Setup of exp/yarrow:
## smul_q31
module smul_q31 (
    input  logic        clk,
    input  logic        reset,
    input  logic        go,
    input  logic [31:0] left,
    input  logic [31:0] right,
    output logic [31:0] out,
    output logic        done
);
Size: ~4,000 cells after synthesis, roughly 98 flip-flops, ~100 I/O pins, roughly 38,000 µm² of cells after synthesis.
clock: 7.08 ns
lec_check: 0
cap_margin: 5
core_aspect_ratio: 0.72
core_margin: 2
core_utilization: 72
cts_cluster_size: 41
hold_slack_margin: -0.1
max_routing_layer: met4
setup_slack_margin: 0.39
slew_margin: 20
run.sh (not shown) runs the stock make flow with config.mk's settings and CLKGATE_MAP_FILE=.
exp/yarrow ran in full, but the layout does not pass; the checks complain about setup timing.
--- input diff exp/yarrow..exp/sierra ---
Settings: SETUP_SLACK_MARGIN no longer set, was 0.39; CTS_CLUSTER_SIZE now 66, was 41; CORE_UTILIZATION now 65, was 72; CORE_ASPECT_RATIO no longer set, was 0.72; CAP_MARGIN now 20, was 5; HOLD_SLACK_MARGIN no longer set, was -0.1; the clock period (ns, I/O delays scaled along) now 6.5, was 7.08.
STATUS run=exp/sierra STAGES=ALL_DONE FINAL_CHECKS=FAILED CAUSE=setup timing. [exp/yarrow] flow finished | final checks: failed | reasons: setup timing. exp/sierra ends up with a first-iteration detailed-routing DRC count that is 2,180 lower than in exp/yarrow. Diff exp/yarrow -> exp/sierra: required time of the critical path saw a decrease; I/O pin total held steady. exp/sierra vs exp/yarrow: total wire length after detailed routing down. Summary — area added between synthesis and finish, exp/sierra relative to exp/yarrow: higher, by 1.5 points. Against exp/yarrow, exp/sierra reports a cell area after placement that is higher.
#### Input delta (exp/quartz over exp/sierra)
Settings: CORE_UTILIZATION changed from 65 to 56; PLACE_DENSITY_LB_ADDON newly set to 0.16; CORE_MARGIN changed from 2 to 6; the clock period (ns, I/O delays scaled along) changed from 6.5 to 10.2.
==> results <==
Against exp/sierra, exp/quartz comes in 5.2% lower on cell total after placement.
When exp/quartz is set beside exp/sierra, its first-pass GRT wire length turns out to be 8.0% smaller.
Summary of exp/quartz over exp/sierra: worst reg-to-reg setup slack picked up an extra 2.49 ns, tally of filler cells in the layout went up by 2,024, routed wire length per instance shrank by about 6%.
exp/sierra has a lower die size than exp/quartz.
Compared with exp/sierra, exp/quartz shows a worst hold slack that is 0.0031 ns higher.
Final period utilization in exp/quartz is 31 points lower than in exp/sierra
Every run in exp/quartz and exp/sierra closed cleanly, with the single exception of exp/sierra.
The flow completed for exp/sierra, but it is not clean: the layout still shows setup timing.
diff inputs: exp/quartz => exp/umber
Settings: a deleted PLACE_DENSITY_LB_ADDON that had been 0.16; a change of CORE_UTILIZATION from 56 to 70; a change of CORE_MARGIN from 6 to 3; a change of the clock period (ns, I/O delays scaled along) from 10.2 to 6.34.
## What came out
From exp/quartz to exp/umber the numbers moved as follows: area growth from synthesis to layout increased 15 points; worst setup slack decreased 2.73 ns; proportion of power drawn by combinational gates increased 7.9 points. [compare] base=exp/quartz new=exp/umber: initial antenna violation count increased by 8 relative to the old numbers; final cell utilization of the core increased by 26 points relative to the old numbers; tightest slew margin relative to the limit increased by 12 points relative to the old numbers; synthesized chip area reported by yosys closely matched the old numbers. Post-placement cell area (exp/umber vs. exp/quartz) increases by a little under 10%. The sole clean run among exp/quartz and exp/umber is exp/quartz. Completing all stages was not enough for exp/umber: its layout failed the final checks because of setup timing. Of the two values seen for critical path launch point, mul.right_tmp[9] was produced by exp/quartz and mul.left_tmp[31] by exp/umber. Iteration tally of the first detailed-router pass: exp/umber higher than exp/quartz. [exp/umber] total stage count of the critical path rose about 4.5% relative to exp/quartz.
What exp/harbor does differently from exp/umber at the input level:
Settings: CORE_UTILIZATION: 70 -> 72; CORE_MARGIN: 3 -> 2; MAX_ROUTING_LAYER: met4 -> unset; PLACE_DENSITY: unset -> 0.42; CTS_CLUSTER_SIZE: 66 -> unset; the clock period (ns, I/O delays scaled along): 6.34 -> 9.72.
Of exp/umber and exp/harbor, only exp/harbor finishes the flow clean. Changes observed in exp/harbor relative to exp/umber: least setup slack across all paths after layout now larger, non-clock buffer count now smaller, fmax now smaller, register share of the cell area now larger. Delta(overall routing resource usage, exp/harbor - exp/umber) < 0. Max critical path buffer and inverter count across exp/umber and exp/harbor: exp/harbor. exp/harbor vs. exp/umber: fraction of power consumed by combinational cells went down by 9.2 points.
Edits applied to the flow inputs when going from exp/harbor to exp/raven:
Settings: ABC_AREA now 1, previously not set; PLACE_DENSITY_LB_ADDON now 0.23, previously not set; MAX_ROUTING_LAYER now met4, previously not set; CTS_CLUSTER_SIZE now 66, previously not set; PLACE_DENSITY no longer set, was 0.42; the clock period (ns, I/O delays scaled along) now 6.91, was 9.72.
Findings:
exp/raven: critical path data required time 2.76 ns below exp/harbor. Of exp/raven and exp/harbor, exp/raven shows the lower total negative setup slack, with exp/harbor above it. Compared with exp/harbor, exp/raven shows final weighted congestion in routability-driven placement that has gone up by a few percent. Final worst setup slack came out lower on exp/raven than on exp/harbor. The flow for exp/raven finished, though final verification flagged setup timing. The highest metal layer used by the detailed router comes out met4 in one run and met5 in the other, namely in exp/raven and exp/harbor respectively. | total design power | exp/raven vs exp/harbor | worse |.


Starting RTL as in the previous note.
## smul_q31
module smul_q31 (
    input  logic        clk,
    input  logic        reset,
    input  logic        go,
    input  logic [31:0] left,
    input  logic [31:0] right,
    output logic [31:0] out,
    output logic        done
);
clock: 8.0 ns
lec_check: 0
cap_margin: 25
cell_pad_in_sites_global_placement: 0
core_margin: 9
core_utilization: 45
cts_cluster_size: 89
gpl_routability_driven: 0
place_density_lb_addon: 0.05
setup_slack_margin: 2.5
slew_margin: 40
The starting point passed the timing, DRC and antenna checks.
Then changed:
CAP_MARGIN = 40   (was 25)
GPL_ROUTABILITY_DRIVEN = not set   (was 0)
PLACE_DENSITY_LB_ADDON = not set   (was 0.05)
Result: Hold slack loses 0.0075 ns; critical path depth climbs by 2; final cell count climbs slightly; wire length drops slightly.
Then changed:
CAP_MARGIN = 20   (was 40)
CELL_PAD_IN_SITES_GLOBAL_PLACEMENT = not set   (was 0)
CORE_MARGIN = 2   (was 9)
CORE_UTILIZATION = 11   (was 45)
CTS_CLUSTER_SIZE = not set   (was 89)
SLEW_MARGIN = 20   (was 40)
clock period = 12.4 ns   (was 8.0 ns; I/O delays follow)
Clock-buffer cell count does not change.
Synthesized area stays the same.
Clock skew is about the same.
Register-to-register slack is better by 3.2 ns.
Non-clock buffer count falls by 227.
Power goes down by 45%.
Sequential cell count stays the same.
Core utilization came out lower by 41 points.
Design area is about the same.
Via count went down by 4.5%.
Global-route usage came out lower by 18 points.
Then changed:
CORE_UTILIZATION = 72   (was 11)
CTS_CLUSTER_SIZE = 66   (was not set)
MAX_ROUTING_LAYER = met4   (was not set)
SETUP_SLACK_MARGIN = not set   (was 2.5)
clock period = 7.08 ns   (was 12.4 ns; I/O delays follow)
Result: Now the flow produced a layout that fails on negative setup slack; final cell count decreases by well over a third; area after synthesis is unchanged; clock power increases by well over a third; clock skew increases by 0.0045 ns; non-clock buffer count increases by 402; setup slack loses 4.3 ns; combinational power increases by well over a third; global-route usage increases by 38 points.


== willow ==
Starting RTL as in the previous note.
clock: 5.67 ns
lec_check: 0
cap_margin: 20
core_aspect_ratio: 0.5
core_margin: 2
core_utilization: 72
cts_cluster_diameter: 372
cts_cluster_size: 99
setup_slack_margin: -0.19
slew_margin: 20
tns_end_percent: 15
Finished, but not clean: willow, with negative setup slack.
For garnet, these inputs were changed with respect to willow:
==> flow/config.mk <==
export PLATFORM = sky130hd
export DESIGN_NAME = smul_q31
export DESIGN_NICKNAME = smul_q31
export VERILOG_FILES = /design/flow/design.v
export SDC_FILE = /design/flow/constraint.sdc
export NUM_CORES = 4
export LEC_CHECK = 0
export CAP_MARGIN = 20
export CORE_MARGIN = 2
export CORE_UTILIZATION = 64
export SLEW_MARGIN = 20
==> flow/constraint.sdc <==
create_clock -name core_clock -period 12.4 [get_ports {clk}]
set_input_delay 2.4800 -clock core_clock [delete_from_list [all_inputs] [get_ports {clk}]]
set_output_delay 2.4800 -clock core_clock [all_outputs]
set_load 0.01 [all_outputs]
## What came out
Power: garnet draws less than willow. Fmax | garnet vs willow | garnet slower. Placed instance area, garnet and willow: smaller value in garnet. [garnet vs willow] die area: higher in garnet. Row post-cts gate resize count: garnet lower / willow higher. garnet closes out successfully: all stages finished, all timing, DRC and antenna checks passed. The layout from willow, despite a flow that completed every stage, fails the layout checks, with the failing checks listed as negative setup slack. Comparing garnet and willow, number of setup buffers added after CTS is higher on willow. garnet does worse than willow on final critical path time including I/O delays and setup. Share of cell area taken by flip-flops and latches ended up 0.37 points higher on garnet than on willow. Against willow, garnet comes in 3.3% lower on total routed wire length on the met1 layer. Between garnet and willow, the difference in clock-pin transition on the worst setup and hold timing paths is negligible.
Here is what was changed in the inputs of cedar compared with garnet.
-- flow/config.mk --
<<< garnet, line 8
export CAP_MARGIN = 20
export CORE_MARGIN = 2
export CORE_UTILIZATION = 64
export SLEW_MARGIN = 20
>>> cedar, line 8
export CAP_MARGIN = 20
export CORE_MARGIN = 2
export CORE_UTILIZATION = 45
export SETUP_SLACK_MARGIN = 2.5
export SLEW_MARGIN = 20
==> flow/constraint.sdc <==
create_clock -name core_clock -period 8.0 [get_ports {clk}]
set_input_delay 1.6000 -clock core_clock [delete_from_list [all_inputs] [get_ports {clk}]]
set_output_delay 1.6000 -clock core_clock [all_outputs]
set_load 0.01 [all_outputs]
Findings:
Between garnet and cedar, cell area after layout increased. Changes observed in cedar relative to garnet: power per standard cell area moved up; portion of the clock cycle consumed by the worst path in the final layout went up; first-pass GRT wire length saw an increase. cedar: final RePlAce weighted congestion lower than garnet. Changes observed in cedar relative to garnet: synthesized cell count comparable, number of antenna violations at the first check in global routing grew by 5, wire length has increased.
Here is what was changed in the inputs of fjord compared with cedar.
==> flow/config.mk <==
export PLATFORM = sky130hd
export DESIGN_NAME = smul_q31
export DESIGN_NICKNAME = smul_q31
export VERILOG_FILES = /design/flow/design.v
export SDC_FILE = /design/flow/constraint.sdc
export NUM_CORES = 4
export LEC_CHECK = 0
export ABC_AREA = 1
export CAP_MARGIN = 25
export CELL_PAD_IN_SITES_DETAIL_PLACEMENT = 1
export CELL_PAD_IN_SITES_GLOBAL_PLACEMENT = 3
export CORE_MARGIN = 6
export CORE_UTILIZATION = 45
export CTS_CLUSTER_SIZE = 52
export GPL_ROUTABILITY_DRIVEN = 1
export PLACE_DENSITY_LB_ADDON = 0.05
export SETUP_SLACK_MARGIN = 2.5
export SLEW_MARGIN = 40
==> comparison <==
Against cedar, mean number of vias per cell in fjord fell by a few percent.
Relative to cedar, the number of global-route vias before repair measured on fjord has increased by more than a quarter.
cedar consumes less power than fjord.
fjord reports a higher post-synth net total than cedar does.
### fjord -> juniper
==> flow/config.mk <==
export PLATFORM = sky130hd
export DESIGN_NAME = smul_q31
export DESIGN_NICKNAME = smul_q31
export VERILOG_FILES = /design/flow/design.v
export SDC_FILE = /design/flow/constraint.sdc
export NUM_CORES = 4
export LEC_CHECK = 0
export CAP_MARGIN = 20
export CORE_ASPECT_RATIO = 0.5
export CORE_MARGIN = 7
export CORE_UTILIZATION = 45
export CTS_CLUSTER_DIAMETER = 168
export CTS_CLUSTER_SIZE = 97
export HOLD_SLACK_MARGIN = 0.2
export PLACE_DENSITY = 0.42
export SETUP_SLACK_MARGIN = 0.62
export SLEW_MARGIN = 20
export TNS_END_PERCENT = 10
==> comparison <==
Per the comparison of juniper with fjord, fraction of registers with async set or reset after synthesis has remained practically unchanged; post-route worst hold slack has increased; first-iteration DRC count has decreased.
Edits applied to the flow inputs when going from juniper to amber:
==> flow/config.mk <==
export PLATFORM = sky130hd
export DESIGN_NAME = smul_q31
export DESIGN_NICKNAME = smul_q31
export VERILOG_FILES = /design/flow/design.v
export SDC_FILE = /design/flow/constraint.sdc
export NUM_CORES = 4
export LEC_CHECK = 0
export ABC_AREA = 1
export CAP_MARGIN = 25
export CELL_PAD_IN_SITES_DETAIL_PLACEMENT = 1
export CELL_PAD_IN_SITES_GLOBAL_PLACEMENT = 3
export CORE_MARGIN = 6
export CORE_UTILIZATION = 37
export CTS_CLUSTER_SIZE = 52
export GPL_ROUTABILITY_DRIVEN = 1
export HOLD_SLACK_MARGIN = 0.15
export PLACE_DENSITY_LB_ADDON = 0.05
export SETUP_SLACK_MARGIN = 2.5
export SLEW_MARGIN = 40
==> results <==
Total number of vias delta (amber − juniper): unfavourable. The sequential cell count on juniper is in line with that on amber. The higher minimum clock period of juniper and amber is in juniper. amber | status: complete | timing, DRC, antenna: pass. Worst setup slack after placement | amber above juniper. Compared to juniper, amber leaves more free space in the core. amber -> juniper: depth of the most critical reg-to-reg path delta 0, exact match. The fraction of area in registers of amber falls short of that of juniper by 0.34 points.
Power and IR drop assume default switching activity.
